Design alu, start of the top module:
module alu #(
    parameter INT_W  = 4,
    parameter FRAC_W = 6,
    parameter INST_W = 4,
    parameter DATA_W = INT_W + FRAC_W
)(
    input                     i_clk,
    input                     i_rst_n,
    input                     i_valid,
    input signed [DATA_W-1:0] i_data_a,
    input signed [DATA_W-1:0] i_data_b,
    input        [INST_W-1:0] i_inst,
    output                    o_valid,
    output       [DATA_W-1:0] o_data
);
clock: 9.08 ns
lec_check: 0
cap_margin: 20
cell_pad_in_sites_detail_placement: 2
cell_pad_in_sites_global_placement: 3
core_aspect_ratio: 1.22
core_margin: 9
core_utilization: 67
cts_cluster_diameter: 340
cts_cluster_size: 49
gpl_routability_driven: 0
gpl_timing_driven: 1
max_routing_layer: met4
min_routing_layer: met2
place_density: 0.61
slew_margin: 10
tns_end_percent: 15
run.sh (not shown) runs the stock make flow with config.mk's settings and CLKGATE_MAP_FILE=.
The baseline ended with an error in global placement without I/O.
Next try:
- CELL_PAD_IN_SITES_DETAIL_PLACEMENT: 2 -> default
- CELL_PAD_IN_SITES_GLOBAL_PLACEMENT: 3 -> default
- CORE_ASPECT_RATIO: 1.22 -> default
- CORE_MARGIN: 9 -> 2
- CORE_UTILIZATION: 67 -> 27
- CTS_CLUSTER_DIAMETER: 340 -> default
- CTS_CLUSTER_SIZE: 49 -> default
- GPL_ROUTABILITY_DRIVEN: 0 -> default
- GPL_TIMING_DRIVEN: 1 -> default
- MAX_ROUTING_LAYER: met4 -> default
- MIN_ROUTING_LAYER: met2 -> default
- PLACE_DENSITY: 0.61 -> default
- SLEW_MARGIN: 10 -> 20
- TNS_END_PERCENT: 15 -> default
- clock period: 9.08 -> 10.5 ns (I/O delays scaled with it)
Result: Now the flow went through all stages and came out clean. Area after synthesis stays the same. Die area climbs by well over a third. Synthesized cell count does not change.
Next try:
- CORE_UTILIZATION: 27 -> 61
- SETUP_SLACK_MARGIN: default -> -0.75
- clock period: 10.5 -> 7.69 ns (I/O delays scaled with it)
This time the run produced a layout that fails on negative setup slack. Count of clock-buffer cells in the layout drops by 1. Wire length climbs by 6.9%. Worst hold slack is worse by 0.0033 ns. Sequential share of layout area drops by 0.35 points. Die area drops by 55%. Register-to-register slack is worse by 2.6 ns. Global-route usage climbs by 24 points. First-iteration DRC count climbs by 68%. Via count climbs by 14%. Final area climbs by 15%.
Next try:
- CORE_UTILIZATION: 61 -> 70
- CTS_CLUSTER_DIAMETER: default -> 327
- CTS_CLUSTER_SIZE: default -> 56
With this change the flow did not get past global routing.
Area after synthesis stays the same.
Die area falls by 12%.
Synthesized cell count stays the same.

* * *

alu again, from the RTL that the note above started with.
Settings: LEC_CHECK=0, ABC_AREA=1, CAP_MARGIN=20, CORE_MARGIN=2, CORE_UTILIZATION=72, CTS_CLUSTER_DIAMETER=358, CTS_CLUSTER_SIZE=99, PLACE_DENSITY=0.42, SETUP_SLACK_MARGIN=0.65, SLEW_MARGIN=20, TNS_END_PERCENT=5; clock period 2.71 ns.
The starting point failed in clock tree synthesis (4_1_cts).
Edit:
ABC_AREA = not set   (was 1)
CORE_UTILIZATION = 65   (was 72)
CTS_CLUSTER_DIAMETER = not set   (was 358)
CTS_CLUSTER_SIZE = not set   (was 99)
PLACE_DENSITY = not set   (was 0.42)
SETUP_SLACK_MARGIN = not set   (was 0.65)
TNS_END_PERCENT = 35   (was 5)
clock period = 7.93 ns   (was 2.71 ns; I/O delays follow)
- Now the flow ended with an error in global routing (5_1_grt) with GRT-0232
- synthesized cell count decreases by 26%
- die area rises by about 2.3%
- area after synthesis came out lower by 7.6%
Edit:
TNS_END_PERCENT = 5   (was 35)
clock period = 8.69 ns   (was 7.93 ns; I/O delays follow)
Outcome: Now the flow produced a layout that fails on setup timing; die area stays the same; synthesized cell count stays the same; synthesized area does not change.
Edit:
CORE_UTILIZATION = 40   (was 65)
TNS_END_PERCENT = not set   (was 5)
clock period = 11.0 ns   (was 8.69 ns; I/O delays follow)
After rerunning:
- Now the flow completed without violations
- via count fell by about a fifth
- synthesized cell count stays the same
- area after synthesis is unchanged
- final cell count fell by a few percent
- die size rose by well over a third
- sequential cell count stays the same
- non-clock buffer count fell by 181
- wire length fell by about a fifth
- cell area fell by about a fifth
- count of clock-buffer cells in the layout does not change

* * *

JK:
alu again, from the RTL that the note above started with.
Settings: LEC_CHECK=0, CAP_MARGIN=20, CORE_MARGIN=4, CORE_UTILIZATION=36, CTS_CLUSTER_DIAMETER=296, CTS_CLUSTER_SIZE=100, GPL_ROUTABILITY_DRIVEN=0, GPL_TIMING_DRIVEN=1, MAX_ROUTING_LAYER=met5, PLACE_DENSITY=0.6, SLEW_MARGIN=20, TNS_END_PERCENT=10; clock period 17.9 ns.
#### Input delta (MS over JK)
# JK
export LEC_CHECK = 0
export CAP_MARGIN = 20
export CORE_MARGIN = 4
export CORE_UTILIZATION = 36
export CTS_CLUSTER_DIAMETER = 296
export CTS_CLUSTER_SIZE = 100
export GPL_ROUTABILITY_DRIVEN = 0
export GPL_TIMING_DRIVEN = 1
export MAX_ROUTING_LAYER = met5
export PLACE_DENSITY = 0.6
export SLEW_MARGIN = 20
export TNS_END_PERCENT = 10
create_clock -name core_clock -period 17.9 [get_ports {i_clk}]
# MS
export LEC_CHECK = 0
export CAP_MARGIN = 20
export CORE_MARGIN = 4
export CORE_UTILIZATION = 36
export CTS_CLUSTER_DIAMETER = 296
export CTS_CLUSTER_SIZE = 100
export GPL_ROUTABILITY_DRIVEN = 0
export GPL_TIMING_DRIVEN = 1
export HOLD_SLACK_MARGIN = 0.27
export MAX_ROUTING_LAYER = met5
export PLACE_DENSITY = 0.6
export SETUP_SLACK_MARGIN = -1.71
export SLEW_MARGIN = 20
export TNS_END_PERCENT = 10
create_clock -name core_clock -period 17.9 [get_ports {i_clk}]
### Flow results
- Taking JK as the reference, in MS number of non-clock buffers in the layout saw little to no change; required time of the worst setup path saw little to no change; clock slew seen by the registers of the worst setup and hold paths saw little to no change.

* * *

== P ==
Starting RTL as in the previous note.
make LEC_CHECK=0 CAP_MARGIN=20 CORE_MARGIN=2 CORE_UTILIZATION=72 CTS_CLUSTER_DIAMETER=27 CTS_CLUSTER_SIZE=40 GPL_TIMING_DRIVEN=1 MAX_ROUTING_LAYER=met4 PLACE_DENSITY_LB_ADDON=0.19 SETUP_SLACK_MARGIN=-0.55 SLEW_MARGIN=20 TNS_END_PERCENT=50 finish   # period 8.41 ns
Stage in which a tool error killed P: global routing (5_1_grt).
What Q does differently from P at the input level:
- SETUP_SLACK_MARGIN no longer set, was -0.55
- CTS_CLUSTER_DIAMETER now 160, was 27
- CTS_CLUSTER_SIZE now 99, was 40
- MAX_ROUTING_LAYER no longer set, was met4
- TNS_END_PERCENT no longer set, was 50
- PLACE_DENSITY_LB_ADDON no longer set, was 0.19
- GPL_TIMING_DRIVEN no longer set, was 1
- the clock period (ns, I/O delays scaled along) now 9.77, was 8.41
## What came out
Per the final summary, Q finished and its layout is clean on timing, DRC and antenna. Per the comparison of Q with P, die span in x shows no meaningful change; fraction of synthesized area in multiplexers ~0 delta. P -> Q: synthesized area flat. P -> Q: maximum root-to-sink buffer count delta 0, exact match. Looking at total half-perimeter wirelength after legalization and detailed placement, Q sits about 8% below P. Reported for Q and P, fraction of the mapped netlist area in simple logic gates turned out identical to the last digit. Delta (Q minus P): post-synthesis share of cell area spent on and-or and or-and gates barely changed, level count of the clock H-tree barely changed. Number of buffers inserted to repair setup after CTS ended up 7 lower on Q than on P. Diff P -> Q: total placed instance area saw a decrease; chip area line of the yosys report saw little to no change.
The inputs of R differ from those of Q as listed below.
- a deleted CTS_CLUSTER_SIZE that had been 99
- a deleted CTS_CLUSTER_DIAMETER that had been 160
- a change of CORE_UTILIZATION from 72 to 40
- a change of the clock period (ns, I/O delays scaled along) from 9.77 to 10.5
Results
- For the worst slew margin relative to its limit, R came in 11 points higher than Q did.
- Delta (R minus Q): length of routed wiring on met1 went up, estimated wirelength of the detail-placed design went up, number of buffers added for setup after CTS went down.
- Maximum net fanout on the critical path: R vs Q down 3
## Diff of input files: S against R
- CORE_UTILIZATION: 40 -> 65
- SETUP_SLACK_MARGIN: unset -> -0.76
- the clock period (ns, I/O delays scaled along): 10.5 -> 7.9
Results
S ran in full, but the layout does not pass; the checks complain about negative setup slack. Relative to R, overall die height has gone down in S. Side by side, setup slack turned out lower in S than in R. Going from R to S, synthesis-to-layout area growth picked up an extra 14 points; global-route usage picked up an extra 18 points; routed wire length picked up an extra 7.0%. S against R; routed via count is up by more than 10%. The half-perimeter wire length after detailed placement number comes out higher for S vs R. Summary of S over R: chip footprint now smaller; clock-cell share of area barely changed; number of buffers outside the clock class in the layout increased 170%.

* * *

alu again, from the RTL that the note above started with.
clock: 8.69 ns
lec_check: 0
cap_margin: 20
core_margin: 2
core_utilization: 72
place_density_lb_addon: 0.24
setup_slack_margin: -0.68
slew_margin: 20
tns_end_percent: 5
The first run stopped in global routing (5_1_grt).
==> next run, changes <==
CORE_UTILIZATION = 64   (was 72)
PLACE_DENSITY_LB_ADDON = unset   (was 0.24)
SETUP_SLACK_MARGIN = unset   (was -0.68)
TNS_END_PERCENT = unset   (was 5)
clock period = 16.9 ns   (was 8.69 ns; I/O delays follow)
Outcome: With this change the flow passed the timing, DRC and antenna checks; synthesized cell count is unchanged; synthesized area does not change; die area came out higher by roughly a tenth.
==> next run, changes <==
CORE_UTILIZATION = 71   (was 64)
CTS_CLUSTER_SIZE = 23   (was unset)
PLACE_DENSITY_LB_ADDON = 0.24   (was unset)
TNS_END_PERCENT = 5   (was unset)
clock period = 8.69 ns   (was 16.9 ns; I/O delays follow)
With this change the flow did not get past global routing (5_1_grt) (GRT-0116). Die area falls by 9.5%. Synthesized area is unchanged. Synthesized cell count does not change.
==> next run, changes <==
CORE_UTILIZATION = 72   (was 71)
CTS_CLUSTER_SIZE = 25   (was 23)
SETUP_SLACK_MARGIN = -0.51   (was unset)
TNS_END_PERCENT = unset   (was 5)
The changed run aborted during global routing (5_1_grt) on GRT-0232.
Die size shrinks by about 1.3%.
Synthesized area stays the same.
Synthesized cell count stays the same.
==> next run, changes <==
CORE_UTILIZATION = 66   (was 72)
CTS_CLUSTER_SIZE = unset   (was 25)
PLACE_DENSITY_LB_ADDON = unset   (was 0.24)
SETUP_SLACK_MARGIN = unset   (was -0.51)
clock period = 9.77 ns   (was 8.69 ns; I/O delays follow)
Effect: The changed run completed with no timing, DRC or antenna violations; synthesized area stays the same; synthesized cell count does not change; die area rises by about 9%.
==> next run, changes <==
SETUP_SLACK_MARGIN = -0.51   (was unset)
clock period = 8.69 ns   (was 9.77 ns; I/O delays follow)
After rerunning: Now the flow produced a layout that fails on negative setup slack; first-iteration DRC count is higher by 30%; area after synthesis is unchanged; cell area is higher by 11%; count of clock-buffer cells in the layout does not change; sequential share of layout area is lower by 0.27 points; routed wire length is higher by 23%; final cell count is higher by 9.0%; utilization is higher by 8.5 points.

* * *

Starting RTL as in the previous note.
Settings: LEC_CHECK=0, ABC_AREA=1, CAP_MARGIN=20, CORE_MARGIN=2, CORE_UTILIZATION=72, CTS_CLUSTER_DIAMETER=358, CTS_CLUSTER_SIZE=99, PLACE_DENSITY=0.42, SLEW_MARGIN=20; clock period 3.42 ns.
The baseline stopped in clock tree synthesis (4_1_cts) (DPL-0038).
Edit:
Settings changed: CORE_ASPECT_RATIO from default to 0.5.
Clock period 3.42 ns to 2.71 ns, I/O delays scaled along.
Outcome: This time the run never finished: it broke off in detailed placement (3_5_place_dp) (DPL-0033); synthesized area stays the same; synthesized cell count does not change; die size went up slightly.

* * *

alu again, from the RTL that the note above started with.
Design alu, start of the top module:
module alu #(
    parameter INT_W  = 4,
    parameter FRAC_W = 6,
    parameter INST_W = 4,
    parameter DATA_W = INT_W + FRAC_W
)(
    input                     i_clk,
    input                     i_rst_n,
    input                     i_valid,
    input signed [DATA_W-1:0] i_data_a,
    input signed [DATA_W-1:0] i_data_b,
    input        [INST_W-1:0] i_inst,
    output                    o_valid,
    output       [DATA_W-1:0] o_data
);
clock: 11.0 ns
lec_check: 0
cap_margin: 0
cell_pad_in_sites_global_placement: 1
core_aspect_ratio: 1.37
core_margin: 2
core_utilization: 63
cts_cluster_diameter: 150
cts_cluster_size: 99
gpl_routability_driven: 0
setup_slack_margin: -1.08
slew_margin: 20
tns_end_percent: 15
The baseline produced a clean layout.
==> next run, changes <==
Settings changed: ABC_AREA from default to 0, CAP_MARGIN 0 to 5, CELL_PAD_IN_SITES_DETAIL_PLACEMENT from default to 1, CELL_PAD_IN_SITES_GLOBAL_PLACEMENT 1 to default, CORE_ASPECT_RATIO 1.37 to 0.68, CORE_UTILIZATION 63 to 49, CTS_CLUSTER_DIAMETER 150 to 287, CTS_CLUSTER_SIZE 99 to 66, GPL_TIMING_DRIVEN from default to 1, HOLD_SLACK_MARGIN from default to -0.05, MIN_ROUTING_LAYER from default to met2, PLACE_DENSITY_LB_ADDON from default to 0.28, SETUP_SLACK_MARGIN -1.08 to 1.11, TNS_END_PERCENT 15 to default.
With this change the flow did not get past 5_1_grt (GRT-0116).
Die area is higher by 28%.
Area after synthesis stays the same.
Synthesized cell count is unchanged.
==> next run, changes <==
Settings changed: ABC_AREA 0 to 1, CAP_MARGIN 5 to 20, CORE_ASPECT_RATIO 0.68 to default, CORE_UTILIZATION 49 to 42, CTS_CLUSTER_DIAMETER 287 to default, GPL_ROUTABILITY_DRIVEN 0 to 1.
The new run completed without violations.
Synthesized cell count increases by about 36%.
Area after synthesis rises by 8.2%.
Die area is higher by about 25%.
==> next run, changes <==
Settings changed: ABC_AREA 1 to default, CELL_PAD_IN_SITES_DETAIL_PLACEMENT 1 to default, CORE_ASPECT_RATIO from default to 1.37, CORE_UTILIZATION 42 to 36, CTS_CLUSTER_DIAMETER from default to 150, CTS_CLUSTER_SIZE 66 to 99, GPL_ROUTABILITY_DRIVEN 1 to 0, GPL_TIMING_DRIVEN 1 to default, HOLD_SLACK_MARGIN -0.05 to default, MIN_ROUTING_LAYER met2 to default, PLACE_DENSITY_LB_ADDON 0.28 to default, SETUP_SLACK_MARGIN 1.11 to -1.08, TNS_END_PERCENT from default to 15.
Effect: The new run finished with timing, DRC and antenna clean; sequential share of layout area increases by 0.17 points; die size goes up by 7.6%; final cell count went down by 20%; design area drops by 5.9%.

* * *

The RTL this note starts from:
==> flow/design.v <==
module alu #(
    parameter INT_W  = 4,
    parameter FRAC_W = 6,
    parameter INST_W = 4,
    parameter DATA_W = INT_W + FRAC_W
)(
    input                     i_clk,
    input                     i_rst_n,
    input                     i_valid,
    input signed [DATA_W-1:0] i_data_a,
    input signed [DATA_W-1:0] i_data_b,
    input        [INST_W-1:0] i_inst,
    output                    o_valid,
    output       [DATA_W-1:0] o_data
);  
reg [DATA_W-1:0] o_data_w, o_data_r;
reg              o_valid_w, o_valid_r;
assign o_valid = o_valid_r;
assign o_data = o_data_r;
reg [9:0] o_data_t;  
wire signed [10:0] sum_temp;
assign sum_temp = {i_data_a[9],i_data_a} + {i_data_b[9],i_data_b};
wire signed [10:0] sub_temp;
assign sub_temp = {i_data_a[9],i_data_a} - {i_data_b[9],i_data_b};
wire signed [19:0] mult_temp;
wire signed [20:0] mult_rnd;
wire signed [14:0] mult_r;
assign mult_temp = i_data_a * i_data_b;
assign mult_rnd = $signed({mult_temp[19],mult_temp}) + $signed(21'd32);  
assign mult_r = mult_rnd[20:6];
wire signed [20:0] i_data_f;
wire signed [20:0] o_data_f;
wire signed [14:0] mult_f;
assign i_data_f = {{5{o_data_r[9]}},o_data_r,6'b0};
assign o_data_f = i_data_f + $signed({mult_temp[19],mult_temp}) + $signed(21'd32);
assign mult_f = o_data_f[20:6];
wire signed [10:0] tanh_pos;
wire signed [10:0] tanh_neg;
assign tanh_pos = ({i_data_a[9],i_data_a} + $signed(11'd33)) >>> 1;
assign tanh_neg = ({i_data_a[9],i_data_a} - $signed(11'd31)) >>> 1;
always@(*)begin
    o_data_t = 10'd0;
    case(i_inst)
        4'd0:begin  
            if (sum_temp > $signed(11'd511)) o_data_t = 10'b0111_1111_11;
            else if (sum_temp < $signed(-11'sd512)) o_data_t = 10'b1000_0000_00;
            else o_data_t = sum_temp[9:0];
        end
        4'd1:begin  
            if (sub_temp > $signed(11'd511)) o_data_t = 10'b0111_1111_11;
            else if (sub_temp < $signed(-11'sd512)) o_data_t = 10'b1000_0000_00;
            else o_data_t = sub_temp[9:0];
        end
        4'd2:begin  
            if (mult_r > $signed(15'd511)) o_data_t = 10'b0111_1111_11;
            else if (mult_r < $signed(-15'sd512)) o_data_t = 10'b1000_0000_00;
            else o_data_t = mult_r[9:0];
        end
        4'd3:begin  
            if (mult_f > $signed(15'd511)) o_data_t = 10'b0111_1111_11;
            else if (mult_f < $signed(-15'sd512)) o_data_t = 10'b1000_0000_00;
            else o_data_t = mult_f[9:0];
        end
        4'd4:begin  
            if(!i_data_a[9])begin
                if(i_data_a >= 10'b0001_1000_00) o_data_t = 10'b0001_0000_00;
                else if(i_data_a >= 10'b0000_1000_00) o_data_t = tanh_pos[9:0];
                else o_data_t = i_data_a;
            end
            else begin
                if(i_data_a >= 10'b1111_100000) o_data_t = i_data_a;
                else if(i_data_a >= 10'b1110_1000_00) o_data_t = tanh_neg[9:0];
                else o_data_t = 10'b1111_0000_00;
            end
        end
        4'd5:begin  
            o_data_t = i_data_a | (~i_data_b);
        end
        4'd6:begin  
            casez(i_data_a)
            10'b1???_????_??: o_data_t = 10'd0;
            10'b01??_????_??: o_data_t = 10'd1;
            10'b001?_????_??: o_data_t = 10'd2;
            10'b0001_????_??: o_data_t = 10'd3;
            10'b0000_1???_??: o_data_t = 10'd4;
            10'b0000_01??_??: o_data_t = 10'd5;
            10'b0000_001?_??: o_data_t = 10'd6;
            10'b0000_0001_??: o_data_t = 10'd7;
            10'b0000_0000_1?: o_data_t = 10'd8;
            10'b0000_0000_01: o_data_t = 10'd9;
            10'd0: o_data_t = 10'd10;
            endcase
        end
        4'd7:begin  
            casez(i_data_a)
            10'd0: o_data_t = 10'd0;
            10'b????_????_?1: o_data_t = 10'd0;
            10'b????_????_10: o_data_t = 10'd1;
            10'b????_???1_00: o_data_t = 10'd2;
            10'b????_??10_00: o_data_t = 10'd3;
            10'b????_?100_00: o_data_t = 10'd4;
            10'b????_1000_00: o_data_t = 10'd5;
            10'b???1_0000_00: o_data_t = 10'd6;
            10'b??10_0000_00: o_data_t = 10'd7;
            10'b?100_0000_00: o_data_t = 10'd8;
            10'b1000_0000_00: o_data_t = 10'd9;
            endcase
        end
        4'd8:begin  
            o_data_t = i_data_a[9] + i_data_a[8] +i_data_a[7] +i_data_a[6] +i_data_a[5] +i_data_a[4] +i_data_a[3] +i_data_a[2] +i_data_a[1] +i_data_a[0];
        end
        4'd9:begin  
            if(i_data_b == 10'd0) o_data_t = i_data_a;
            else if(i_data_b == 10'd1) o_data_t = {i_data_a[8:0],i_data_a[9]};
            else if(i_data_b == 10'd2) o_data_t = {i_data_a[7:0],i_data_a[9:8]};
            else if(i_data_b == 10'd3) o_data_t = {i_data_a[6:0],i_data_a[9:7]};
            else if(i_data_b == 10'd4) o_data_t = {i_data_a[5:0],i_data_a[9:6]};
            else if(i_data_b == 10'd5) o_data_t = {i_data_a[4:0],i_data_a[9:5]};
            else if(i_data_b == 10'd6) o_data_t = {i_data_a[3:0],i_data_a[9:4]};
            else if(i_data_b == 10'd7) o_data_t = {i_data_a[2:0],i_data_a[9:3]};
            else if(i_data_b == 10'd8) o_data_t = {i_data_a[1:0],i_data_a[9:2]};
            else   o_data_t = {i_data_a[0],i_data_a[9:1]};
        end
    endcase
end
always@(*) begin
    o_data_w = o_data_t;
    o_valid_w = (i_valid == 1'b1)? 1'b1:1'b0;
end
always@(posedge i_clk or negedge i_rst_n) begin
    if (!i_rst_n) begin
        o_data_r <= 'b0;
        o_valid_r <= 'b0;
    end 
    else begin
        if (i_valid) o_data_r <= o_data_w;
        o_valid_r <= o_valid_w;
    end
end
endmodule
export LEC_CHECK = 0
export ABC_AREA = 1
export CAP_MARGIN = 20
export CELL_PAD_IN_SITES_GLOBAL_PLACEMENT = 1
export CORE_ASPECT_RATIO = 1.62
export CORE_MARGIN = 10
export CORE_UTILIZATION = 40
export GPL_ROUTABILITY_DRIVEN = 1
export HOLD_SLACK_MARGIN = 0.08
export SLEW_MARGIN = 20
export TNS_END_PERCENT = 85
create_clock -name core_clock -period 17.5 [get_ports {i_clk}]
Next try:
==> flow/config.mk (replaced) <==
export PLATFORM = sky130hd
export DESIGN_NAME = alu
export DESIGN_NICKNAME = alu
export VERILOG_FILES = /design/flow/design.v
export SDC_FILE = /design/flow/constraint.sdc
export NUM_CORES = 4
export LEC_CHECK = 0
export CAP_MARGIN = 20
export CORE_MARGIN = 2
export CORE_UTILIZATION = 40
export CTS_CLUSTER_SIZE = 66
export GPL_ROUTABILITY_DRIVEN = 0
export SLEW_MARGIN = 20
==> flow/constraint.sdc (replaced) <==
create_clock -name core_clock -period 11.0 [get_ports {i_clk}]
set_input_delay 2.2000 -clock core_clock [delete_from_list [all_inputs] [get_ports {i_clk}]]
set_output_delay 2.2000 -clock core_clock [all_outputs]
set_load 0.01 [all_outputs]
The changed run ran to the end with no violations. Setup slack is worse by 6.1 ns. Final area fell by 5.9%. Sequential share of layout area rose by 0.17 points.
